==> trial 2 <==
==> flow/design.v (excerpt) <==
module Final_Project(reset,sw1,sw2,sw3,sw4,FPGA_clk,dot_row,dot0_col,dot1_col,
							out1, out2, out3, out4, out5, out6);
clock: 4.22 ns
lec_check: 0
abc_area: 1
cap_margin: 20
core_margin: 2
core_utilization: 68
cts_cluster_diameter: 210
gpl_timing_driven: 1
hold_slack_margin: -0.09
max_routing_layer: met4
slew_margin: 20
tns_end_percent: 80
run.sh (not shown) runs the stock make flow with config.mk's settings and CLKGATE_MAP_FILE=.
==> trial 80: changes against trial 2 <==
ABC_AREA = not set   (was 1)
HOLD_SLACK_MARGIN = not set   (was -0.09)
==> flow/constraint.sdc (replaced) <==
create_clock -name core_clock -period 4.89 [get_ports {FPGA_clk}]
set_input_delay 0.9780 -clock core_clock [delete_from_list [all_inputs] [get_ports {FPGA_clk}]]
set_output_delay 0.9780 -clock core_clock [all_outputs]
set_load 0.01 [all_outputs]
==> build 85: changes against trial 2 <==
CORE_UTILIZATION = 70   (was 68)
CTS_CLUSTER_DIAMETER = 201   (was 210)
GPL_TIMING_DRIVEN = not set   (was 1)
HOLD_SLACK_MARGIN = not set   (was -0.09)
MAX_ROUTING_LAYER = not set   (was met4)
TNS_END_PERCENT = not set   (was 80)
==> trial 58: changes against trial 2 <==
ABC_AREA = not set   (was 1)
CORE_UTILIZATION = 40   (was 68)
CTS_CLUSTER_DIAMETER = not set   (was 210)
GPL_ROUTABILITY_DRIVEN = 0   (was not set)
GPL_TIMING_DRIVEN = not set   (was 1)
HOLD_SLACK_MARGIN = not set   (was -0.09)
MAX_ROUTING_LAYER = not set   (was met4)
SLEW_MARGIN = 25   (was 20)
TNS_END_PERCENT = not set   (was 80)
==> flow/constraint.sdc (replaced) <==
create_clock -name core_clock -period 10.0 [get_ports {FPGA_clk}]
set_input_delay 2.0000 -clock core_clock [delete_from_list [all_inputs] [get_ports {FPGA_clk}]]
set_output_delay 2.0000 -clock core_clock [all_outputs]
set_load 0.01 [all_outputs]
==> reports/qor.rpt <==
==========================================================================================
Avg Cell Area, Syn ..........................................................    7.491 µm²
Non-CTS inverters ...........................................................           71
Sum of net half-perimeters after detailed placement .........................     35660 µm
Number of DRC violations after detailed-routing iteration 0 .................         1766
Number of global-route vias before repair ...................................        15850
Register-to-register setup slack ............................................      4.81 ns
Result of the run ...........................................................  no timing/DRC/antenna violations
Worst flop-to-flop path endpoint ............................................ DOT.dot_row[3]
Number of multi-input combinational cells in the layout .....................         1919
Clock edge transition at the registers on the reported setup and hold paths .      0.06 ns
Number of cell rows .........................................................           77
==========================================================================================
-- figures above: trial 58

==> reports/qor.rpt <==
==========================================================================
Result of the run ........................................... complete, but fails checks
Reasons for failing layout checks ........................... setup timing
Number of cell rows .........................................           59
Final setup violation count .................................            4
Worst flop-to-flop path endpoint ............................ DOT.dot_row[1]
Sum of net half-perimeters after detailed placement .........     36080 µm
Worst Slack Setup Final .....................................  -0.06814 ns
Number of DRC violations after detailed-routing iteration 0 .         2275
==========================================================================
-- figures above: trial 80

==> reports/qor.rpt <==
==================================================================
Result of the run ................................... aborted with a tool error
Mux area share ......................................           0%
Failed at ...........................................      5_1_grt
Deepest level of the CTS H-tree .....................            1
Number of cell rows .................................           61
Sum of net half-perimeters after detailed placement .     41780 µm
Avg Cell Area, Syn ..................................    6.121 µm²
First logged error message .......................... [ERROR GRT-0232] Routing congestion too high. Check the congestion heatmap in the GUI.
Count of yosys warnings during synthesis ............            5
==================================================================
-- figures above: build 85

==> reports/qor.rpt <==
==========================================================================================
Result of the run ........................................................... complete, but fails checks
Reasons for failing layout checks ........................................... setup timing
Number of global-route vias before repair ...................................        21120
Non-CTS inverters ...........................................................          437
Final setup violation count .................................................           42
Number of DRC violations after detailed-routing iteration 0 .................         3527
Avg Cell Area, Syn ..........................................................    6.121 µm²
Clock edge transition at the registers on the reported setup and hold paths .      0.07 ns
Worst Slack Setup Final .....................................................   -0.6818 ns
Worst flop-to-flop path endpoint ............................................ DOT.dot_row[4]
==========================================================================================
-- figures above: trial 2



==> inputs of amber <==
Final_Project again, from the RTL that the note above started with.
Settings: LEC_CHECK=0, CAP_MARGIN=20, CELL_PAD_IN_SITES_GLOBAL_PLACEMENT=2, CORE_MARGIN=2, CORE_UTILIZATION=40, GPL_ROUTABILITY_DRIVEN=1, GPL_TIMING_DRIVEN=1, HOLD_SLACK_MARGIN=0.14, MIN_ROUTING_LAYER=met2, PLACE_DENSITY=0.66, SETUP_SLACK_MARGIN=-0.77, SLEW_MARGIN=10; clock period 10.0 ns.
==> inputs of pepper, as changes to amber <==
Settings changed: CELL_PAD_IN_SITES_GLOBAL_PLACEMENT 2 to not set, CORE_ASPECT_RATIO set to 1.23, CORE_UTILIZATION 40 to 42, CTS_CLUSTER_DIAMETER set to 210, GPL_ROUTABILITY_DRIVEN 1 to 0, GPL_TIMING_DRIVEN 1 to 0, HOLD_SLACK_MARGIN 0.14 to 0.09, MAX_ROUTING_LAYER set to met4, MIN_ROUTING_LAYER met2 to not set, PLACE_DENSITY 0.66 to not set, PLACE_DENSITY_LB_ADDON set to 0.02, SETUP_SLACK_MARGIN -0.77 to not set, SLEW_MARGIN 10 to 20, TNS_END_PERCENT set to 80.
==> flow/constraint.sdc (replaced) <==
create_clock -name core_clock -period 12.3 [get_ports {FPGA_clk}]
set_input_delay 2.4600 -clock core_clock [delete_from_list [all_inputs] [get_ports {FPGA_clk}]]
set_output_delay 2.4600 -clock core_clock [all_outputs]
set_load 0.01 [all_outputs]
==> inputs of ember, as changes to amber <==
Settings changed: CELL_PAD_IN_SITES_GLOBAL_PLACEMENT 2 to not set, CORE_UTILIZATION 40 to 68, CTS_CLUSTER_DIAMETER set to 210, GPL_ROUTABILITY_DRIVEN 1 to not set, HOLD_SLACK_MARGIN 0.14 to not set, MAX_ROUTING_LAYER set to met4, MIN_ROUTING_LAYER met2 to not set, PLACE_DENSITY 0.66 to not set, SETUP_SLACK_MARGIN -0.77 to not set, SLEW_MARGIN 10 to 20, TNS_END_PERCENT set to 80.
==> flow/constraint.sdc (replaced) <==
create_clock -name core_clock -period 4.86 [get_ports {FPGA_clk}]
set_input_delay 0.9720 -clock core_clock [delete_from_list [all_inputs] [get_ports {FPGA_clk}]]
set_output_delay 0.9720 -clock core_clock [all_outputs]
set_load 0.01 [all_outputs]
==> inputs of cedar, as changes to amber <==
Settings changed: CELL_PAD_IN_SITES_GLOBAL_PLACEMENT 2 to not set, CORE_UTILIZATION 40 to 72, GPL_ROUTABILITY_DRIVEN 1 to not set, GPL_TIMING_DRIVEN 1 to not set, HOLD_SLACK_MARGIN 0.14 to not set, MAX_ROUTING_LAYER set to met4, MIN_ROUTING_LAYER met2 to not set, PLACE_DENSITY 0.66 to 0.67, SETUP_SLACK_MARGIN -0.77 to -0.6, SLEW_MARGIN 10 to 20.
==> flow/constraint.sdc (replaced) <==
create_clock -name core_clock -period 8.15 [get_ports {FPGA_clk}]
set_input_delay 1.6300 -clock core_clock [delete_from_list [all_inputs] [get_ports {FPGA_clk}]]
set_output_delay 1.6300 -clock core_clock [all_outputs]
set_load 0.01 [all_outputs]
==> summary of the runs <==
cedar passed the timing, DRC and antenna checks. ember ran to the end with violations: negative setup slack. pepper finished clean. amber finished clean. In synthesized cell count, cedar and pepper do not differ. Sequential power: amber is smaller than ember (about 50%). Against ember, the die area of cedar is lower by about 5.4%. Global-route usage, highest first: cedar, ember, amber, pepper.
==> figures <==
Result of the run: ember complete, but fails checks; amber complete, no violations; pepper complete, no violations; cedar complete, no violations
Layout check failures: ember negative setup slack; amber -; pepper -; cedar -
TritonCTS buffer count: ember 28; amber 31; pepper 30; cedar 28
Final sum of negative setup slack: ember -0.0239 ns; amber 0 ns; pepper 0 ns; cedar 0 ns
First-pass GRT wire length: ember 83,600 um; amber 88,400 um; pepper 87,400 um; cedar 81,500 um
Detailed Route Iter0 Violations: ember 1,853; amber 3,818; pepper 1,109; cedar 2,186
Die outline width: ember 167 um; amber 216 um; pepper 190 um; cedar 162 um
Leakage: ember 7.85 nW; amber 7.32 nW; pepper 7.43 nW; cedar 7.22 nW
Met3 usage in global routing: ember 4.42%; amber 47.5%; pepper 2.49%; cedar 4.67%
Post_cts resized: ember 51; amber 0; pepper 0; cedar 0
Relative area of non-clock buffer cells in the final design: ember 6.62%; amber 4.34%; pepper 6.35%; cedar 4.25%
Power figures rest on the tool's default switching activity, not on a simulated workload.
